==> build 86: inputs <==
## kcpsm6
module kcpsm6 (address, instruction, bram_enable, in_port, out_port, port_id, write_strobe, k_write_strobe, read_strobe, interrupt, interrupt_ack, sleep, reset, clk) ;
parameter [7:0] 	hwbuild = 8'h00 ;
parameter [11:0] 	interrupt_vector = 12'h3FF ;
parameter integer scratch_pad_memory_size = 64 ;   
output [11:0]	address ;
input	 [17:0]    	instruction ;
output		bram_enable ;
input	 [7:0]	in_port ;
output [7:0]	out_port ;
output [7:0]	port_id ;
output		write_strobe ;
output		k_write_strobe ;
output		read_strobe ;
input			interrupt ;
output		interrupt_ack ;
input			sleep ;
input			reset ;
input			clk ;
wire	[2:1]		t_state_value ;
wire	[2:1]		t_state ;
wire 			run_value ;
wire              run ;
wire  		internal_reset_value ;
wire 			internal_reset ;
wire 			sync_sleep ;
wire 			int_enable_type ;
wire 			interrupt_enable_value ;
wire			interrupt_enable ;
wire			sync_interrupt ;
wire 			active_interrupt_value ;
wire 			active_interrupt ;
wire	[2:0]		arith_logical_sel ;
wire			arith_carry_in ;
wire			arith_carry_value ;
wire			arith_carry ;
wire 	[7:0]		half_arith_logical ;
wire 	[7:0]		logical_carry_mask ;
wire 	[7:0]		carry_arith_logical ;
wire 	[7:0]		arith_logical_value ;
wire 	[7:0]		arith_logical_result ;
wire 	[7:0]		shift_rotate_value ;
wire 	[7:0]		shift_rotate_result ;
wire			shift_in_bit ;
  ...
make LEC_CHECK=0 ABC_AREA=0 CAP_MARGIN=10 CELL_PAD_IN_SITES_DETAIL_PLACEMENT=1 CELL_PAD_IN_SITES_GLOBAL_PLACEMENT=0 CORE_MARGIN=3 CORE_UTILIZATION=15 CTS_CLUSTER_DIAMETER=344 GPL_TIMING_DRIVEN=0 MAX_ROUTING_LAYER=met4 PLACE_DENSITY_LB_ADDON=0.12 SLEW_MARGIN=25 TNS_END_PERCENT=5 finish   # period 4.48 ns
run.sh (not shown) runs the stock make flow with config.mk's settings and CLKGATE_MAP_FILE=.
==> inputs of build 11, as changes to build 86 <==
ABC_AREA = 1   (was 0)
CAP_MARGIN = 20   (was 10)
CELL_PAD_IN_SITES_DETAIL_PLACEMENT = default   (was 1)
CELL_PAD_IN_SITES_GLOBAL_PLACEMENT = default   (was 0)
CORE_MARGIN = 2   (was 3)
CORE_UTILIZATION = 72   (was 15)
CTS_CLUSTER_DIAMETER = default   (was 344)
CTS_CLUSTER_SIZE = 10   (was default)
GPL_TIMING_DRIVEN = default   (was 0)
MAX_ROUTING_LAYER = default   (was met4)
PLACE_DENSITY = 0.6   (was default)
PLACE_DENSITY_LB_ADDON = default   (was 0.12)
SETUP_SLACK_MARGIN = 1.27   (was default)
SLEW_MARGIN = 20   (was 25)
==> flow/constraint.sdc (replaced) <==
create_clock -name core_clock -period 4.36 [get_ports {clk}]
set_input_delay 0.8720 -clock core_clock [delete_from_list [all_inputs] [get_ports {clk}]]
set_output_delay 0.8720 -clock core_clock [all_outputs]
set_load 0.01 [all_outputs]
==> qor summary <==
| item | build 86 | build 11 |
|---|---|---|
| Share of Yosys cell area claimed by the top area cell type | 68.7% | 69.6% |
| MaxCap Viol Count | 0 | 1 |
| Smallest setup slack after layout | -0.210 ns | -0.277 ns |
| Endpoint of the worst setup timing path | data_path_loop[4].small_spm.spm_flop.Q | zero_flag_flop.Q |
| Wire length reported by the detailed router | 249000 um | 219000 um |
| Max Root-Sink Buffers | 4 | 3 |
| Vias in the first global route | 34800 | 43600 |
| Clock power frac | 42.9% | 39.9% |
| Number of well-tap cells placed | 4950 | 1030 |
| Post-CTS setup repair buffer count | 113 | 134 |
| Run status | failed layout checks | failed layout checks |
| Reasons for failing layout checks | setup timing | capacitance limit, slew limit, setup timing |
| # setup viols final | 67 | 1 |
| Final core occ | 19.8% | 92.0% |
| Arrival @ worst endpoint | 5.34 ns | 5.36 ns |
| Net Sw Frac | 25.5% | 26.5% |
| Multiplexer share of the synthesized area | 13.2% | 0% |
| FP Core Util | 15.1% | 72.7% |
| Startpoint Class | input port | flip-flop |
| Floorplan die area | 380000 sq um | 78900 sq um |

* * *

==> inputs of run P <==
Starting RTL as in the previous note.
Settings: LEC_CHECK=0, ABC_AREA=0, CAP_MARGIN=10, CELL_PAD_IN_SITES_DETAIL_PLACEMENT=1, CELL_PAD_IN_SITES_GLOBAL_PLACEMENT=0, CORE_MARGIN=3, CORE_UTILIZATION=15, CTS_CLUSTER_DIAMETER=344, GPL_TIMING_DRIVEN=1, MAX_ROUTING_LAYER=met4, PLACE_DENSITY_LB_ADDON=0.12, SETUP_SLACK_MARGIN=0.89, SLEW_MARGIN=15, TNS_END_PERCENT=5; clock period 11.5 ns.
==> run E (differences from run P) <==
==> flow/config.mk (replaced) <==
export PLATFORM = sky130hd
export DESIGN_NAME = kcpsm6
export DESIGN_NICKNAME = kcpsm6
export VERILOG_FILES = /design/flow/design.v
export SDC_FILE = /design/flow/constraint.sdc
export NUM_CORES = 4
export LEC_CHECK = 0
export ABC_AREA = 1
export CAP_MARGIN = 30
export CORE_MARGIN = 2
export CORE_UTILIZATION = 65
export CTS_CLUSTER_SIZE = 57
export GPL_TIMING_DRIVEN = 1
export PLACE_DENSITY_LB_ADDON = 0.0
export SLEW_MARGIN = 20
==> flow/constraint.sdc (replaced) <==
create_clock -name core_clock -period 5.49 [get_ports {clk}]
set_input_delay 1.0980 -clock core_clock [delete_from_list [all_inputs] [get_ports {clk}]]
set_output_delay 1.0980 -clock core_clock [all_outputs]
set_load 0.01 [all_outputs]
==> run K (differences from run P) <==
--- a/flow/config.mk
+++ b/flow/config.mk
@@ -10,11 +10,8 @@
 export CELL_PAD_IN_SITES_DETAIL_PLACEMENT = 1
 export CELL_PAD_IN_SITES_GLOBAL_PLACEMENT = 0
-export CORE_MARGIN = 3
+export CORE_MARGIN = 10
 export CORE_UTILIZATION = 15
-export CTS_CLUSTER_DIAMETER = 344
-export GPL_TIMING_DRIVEN = 1
+export GPL_TIMING_DRIVEN = 0
 export MAX_ROUTING_LAYER = met4
 export PLACE_DENSITY_LB_ADDON = 0.12
-export SETUP_SLACK_MARGIN = 0.89
-export SLEW_MARGIN = 15
-export TNS_END_PERCENT = 5
+export SLEW_MARGIN = 25
==> flow/constraint.sdc (replaced) <==
create_clock -name core_clock -period 4.48 [get_ports {clk}]
set_input_delay 0.8960 -clock core_clock [delete_from_list [all_inputs] [get_ports {clk}]]
set_output_delay 0.8960 -clock core_clock [all_outputs]
set_load 0.01 [all_outputs]
==> run D (differences from run P) <==
==> flow/config.mk (replaced) <==
export PLATFORM = sky130hd
export DESIGN_NAME = kcpsm6
export DESIGN_NICKNAME = kcpsm6
export VERILOG_FILES = /design/flow/design.v
export SDC_FILE = /design/flow/constraint.sdc
export NUM_CORES = 4
export LEC_CHECK = 0
export CAP_MARGIN = 20
export CORE_MARGIN = 2
export CORE_UTILIZATION = 40
export PLACE_DENSITY = 0.6
export SLEW_MARGIN = 20
==> flow/constraint.sdc (replaced) <==
create_clock -name core_clock -period 9.0 [get_ports {clk}]
set_input_delay 1.8000 -clock core_clock [delete_from_list [all_inputs] [get_ports {clk}]]
set_output_delay 1.8000 -clock core_clock [all_outputs]
set_load 0.01 [all_outputs]
==> impl_metrics.tcl <==
# place-and-route summary
set metrics [dict create \
    status "timing/DRC/antenna clean" \
    global_route_wire_length_before_repair_um 226000 \
    static_leak_nw 21.4 \
    layout.core_utilization 0.744 \
    pg_clk_mw 8.99 \
    dr.pass1.iters 8 \
    fp_nets 4261 \
]
Source of the figures above: run E

==> impl_metrics.tcl <==
# place-and-route summary
set metrics [dict create \
    dr.pass1.iters 6 \
    status "timing/DRC/antenna clean" \
    fp_nets 3266 \
    global_route_wire_length_before_repair_um 300000 \
    grt_overflow_total 0 \
    pg_clk_mw 5.35 \
    layout.core_utilization 0.185 \
]
Source of the figures above: run P

==> impl_metrics.tcl <==
# place-and-route summary
set metrics [dict create \
    status "timing/DRC/antenna clean" \
    global_route_wire_length_before_repair_um 225000 \
    fp_nets 3266 \
    layout.core_utilization 0.454 \
    pg_clk_mw 5.76 \
]
Source of the figures above: run D

==> impl_metrics.tcl <==
# place-and-route summary
set metrics [dict create \
    postLayoutSetupSlackWorst_ns -0.0356 \
    setup_viol 4 \
    check.faults "negative setup slack" \
    status "failed layout checks" \
]
Source of the figures above: run K

No activity file was given, so power comes from the tool's default toggle rates.
